wip/cedar:
Design usb_interface_v1_0, start of the top module:
module usb_interface_v1_0 #
(
	parameter RESET_CYCLES = 100,
	parameter  C_M00_AXI_START_DATA_VALUE	= 32'h00000000,
	parameter  C_M00_AXI_TARGET_SLAVE_BASE_ADDR	= 32'h00000000,
	parameter integer C_M00_AXI_ADDR_WIDTH	= 32,
	parameter integer C_M00_AXI_DATA_WIDTH	= 32,
	parameter integer C_M00_AXI_TRANSACTIONS_NUM	= 4
) (
	input wire [(8 - 1):0] usb_data_in,
	output wire [(8 - 1):0] usb_data_out,
	output wire usb_data_oe,
	input wire [(1 + 4 + 4 + 16)-8-1:0] usb_addr,
	input wire usb_rd_n,
	input wire usb_wr_n,
	input wire usb_ce_n,
	output wire sw_reset_n,
	input wire  m00_axi_aclk,
	input wire  m00_axi_aresetn,
	output wire [C_M00_AXI_ADDR_WIDTH-1 : 0] m00_axi_awaddr,
	output wire [2 : 0] m00_axi_awprot,
	output wire  m00_axi_awvalid,
	input wire  m00_axi_awready,
	output wire [C_M00_AXI_DATA_WIDTH-1 : 0] m00_axi_wdata,
	output wire [C_M00_AXI_DATA_WIDTH/8-1 : 0] m00_axi_wstrb,
	output wire  m00_axi_wvalid,
	input wire  m00_axi_wready,
	input wire [1 : 0] m00_axi_bresp,
	input wire  m00_axi_bvalid,
	output wire  m00_axi_bready,
	output wire [C_M00_AXI_ADDR_WIDTH-1 : 0] m00_axi_araddr,
	output wire [2 : 0] m00_axi_arprot,
	output wire  m00_axi_arvalid,
	input wire  m00_axi_arready,
	input wire [C_M00_AXI_DATA_WIDTH-1 : 0] m00_axi_rdata,
	input wire [1 : 0] m00_axi_rresp,
	input wire  m00_axi_rvalid,
	output wire  m00_axi_rready
);
==> flow/config.mk <==
export PLATFORM = sky130hd
export DESIGN_NAME = usb_interface_v1_0
export DESIGN_NICKNAME = usb_interface_v1_0
export VERILOG_FILES = /design/flow/design.v
export SDC_FILE = /design/flow/constraint.sdc
export NUM_CORES = 4
export LEC_CHECK = 0
export CAP_MARGIN = 20
export CORE_MARGIN = 2
export CORE_UTILIZATION = 65
export PLACE_DENSITY = 0.6
export SLEW_MARGIN = 20
==> flow/constraint.sdc <==
create_clock -name core_clock -period 5.81 [get_ports {m00_axi_aclk}]
set_input_delay 1.1620 -clock core_clock [delete_from_list [all_inputs] [get_ports {m00_axi_aclk}]]
set_output_delay 1.1620 -clock core_clock [all_outputs]
set_load 0.01 [all_outputs]
run.sh (not shown) runs the stock make flow with config.mk's settings and CLKGATE_MAP_FILE=.
#### Input delta (wip/sierra over wip/cedar)
Settings: CORE_UTILIZATION: 65 -> 40; the clock period (ns, I/O delays scaled along): 5.81 -> 10.0.
==> comparison <==
Relative to wip/cedar, combinational power share has decreased by 0.4 points in wip/sierra.
Max wire length of the first global-routing pass across wip/sierra and wip/cedar: wip/sierra
Delta(final design utilization, wip/sierra - wip/cedar) < 0
Re pre-placement core utilization: wip/sierra is 25 points down on wip/cedar.
Looking only at standard-cell row count, and setting everything else aside, the lower value of wip/sierra and wip/cedar goes to wip/cedar.
Lower number of cells on the critical path was reported by wip/cedar, not wip/sierra.
Against wip/cedar, layout clock buffer count in wip/sierra rose by a few percent.
The run showing the greater instance area at placement is wip/sierra.
Of the two values seen for worst setup path category, input pin to flip-flop was produced by wip/sierra and flip-flop to primary output by wip/cedar.
Setup slack: wip/sierra more than wip/cedar
Taking wip/cedar as 1.0, wip/sierra lands at 1.3 on die outline width.
Here is what was changed in the inputs of wip/zinc compared with wip/sierra.
Settings: CAP_MARGIN now 25, was 20; CELL_PAD_IN_SITES_DETAIL_PLACEMENT now 2, previously not set; CORE_MARGIN now 10, was 2; HOLD_SLACK_MARGIN now 0.16, previously not set; CELL_PAD_IN_SITES_GLOBAL_PLACEMENT now 1, previously not set; ABC_AREA now 1, previously not set.
Results
Area fraction in and, or, nand and nor cells after synthesis: wip/zinc higher than wip/sierra
Compared with wip/sierra, in wip/zinc yosys synthesis chip area saw an increase, sequential group share of total power down 0.3 points, area growth from synthesis to layout fell by 0.42 points, count of vias placed by the detailed router shows an increase of 12300.
Both conditions hold for wip/zinc: the flow ran to the end and the final layout passed the timing, DRC and antenna checks.
Heaviest power group = sequential cells: wip/sierra; heaviest power group = clock: wip/zinc
Delta (wip/zinc minus wip/sierra): routed wire length went up by 33%; summed negative setup slack over all endpoints was more or less identical; sequential share of cell area went down by 0.43 points.
Edits applied to the flow inputs when going from wip/zinc to wip/umber:
Settings: a change of CORE_MARGIN from 10 to 2; a deleted HOLD_SLACK_MARGIN that had been 0.16; a deleted CELL_PAD_IN_SITES_DETAIL_PLACEMENT that had been 2; a deleted ABC_AREA that had been 1; a deleted CELL_PAD_IN_SITES_GLOBAL_PLACEMENT that had been 1; a change of CORE_UTILIZATION from 40 to 57; a change of CAP_MARGIN from 25 to 20; a change of the clock period (ns, I/O delays scaled along) from 10.0 to 5.49.
[summary]
Result: PASS for each of wip/umber and wip/zinc. wip/umber vs wip/zinc on detailed-router iteration count before antenna repair: wip/umber is the lower one. Compared to wip/zinc, the routing of wip/umber uses less wire. Number of library cell types mapped by synthesis up 44% in wip/umber wrt wip/zinc. On utilization, the higher figure sits with wip/umber, not wip/zinc. When the final numbers for wip/umber and wip/zinc were put side by side, the number of non-filler instances in the completed layout turned out to be greater in wip/zinc. The sequential share of layout area in wip/umber sits 0.86 points above the value recorded for wip/zinc. Of wip/umber and wip/zinc, wip/umber shows the higher combinational share of power, with wip/zinc below it.
[inputs] wip/indigo vs wip/umber
Settings: CTS_CLUSTER_SIZE newly set to 99; SETUP_SLACK_MARGIN newly set to 0.71; the clock period (ns, I/O delays scaled along) changed from 5.49 to 4.68.
Findings:
Higher post-route fraction of the period consumed by the critical path among wip/umber and wip/indigo: wip/indigo. wip/umber → wip/indigo: sequential share of power has increased; average wire length per cell after detail routing now sits lower.
#### Input delta (wip/juniper over wip/indigo)
Settings: ABC_AREA newly set to 1; CTS_CLUSTER_DIAMETER newly set to 151; SETUP_SLACK_MARGIN changed from 0.71 to 0.83; CTS_CLUSTER_SIZE removed (was 99); CORE_UTILIZATION changed from 57 to 72; the clock period (ns, I/O delays scaled along) changed from 4.68 to 2.81.
--- outcome ---
- wip/juniper vs wip/indigo — synthesized area rose 800 um^2.
- Of wip/indigo and wip/juniper, wip/juniper shows the higher initial core utilization, with wip/indigo below it.
- wip/juniper did not make it past global routing, where a tool error ended it.
- Looking at largest non-sequential cell family by area, the simple AND/OR/NAND/NOR gates result is from wip/juniper; the multiplexers one comes from wip/indigo.
- Looking at total number of placement rows across wip/indigo and wip/juniper, the one that comes out lower is wip/juniper.
- The run showing the greater xor/xnor share of the synthesized area is wip/indigo.
- Post-CTS resize count (higher): wip/juniper
- Proportion of synthesized area in mux cells (higher): wip/indigo
- wip/juniper vs wip/indigo on worst setup timing slack at the placement stage: wip/juniper is the lower one.
- Sequential cell area fraction in the yosys report in wip/juniper vs wip/indigo: down 0.68 points
- When wip/juniper is set beside wip/indigo, its yosys synthesis chip area turns out to be about 1.3% larger.
- Comparing synthesized cell count for wip/indigo and wip/juniper, the bigger number came from wip/juniper.
- Re estimated wirelength of the detail-placed design: wip/juniper is 15000 um up on wip/indigo.
No activity file was given, so power comes from the tool's default toggle rates.
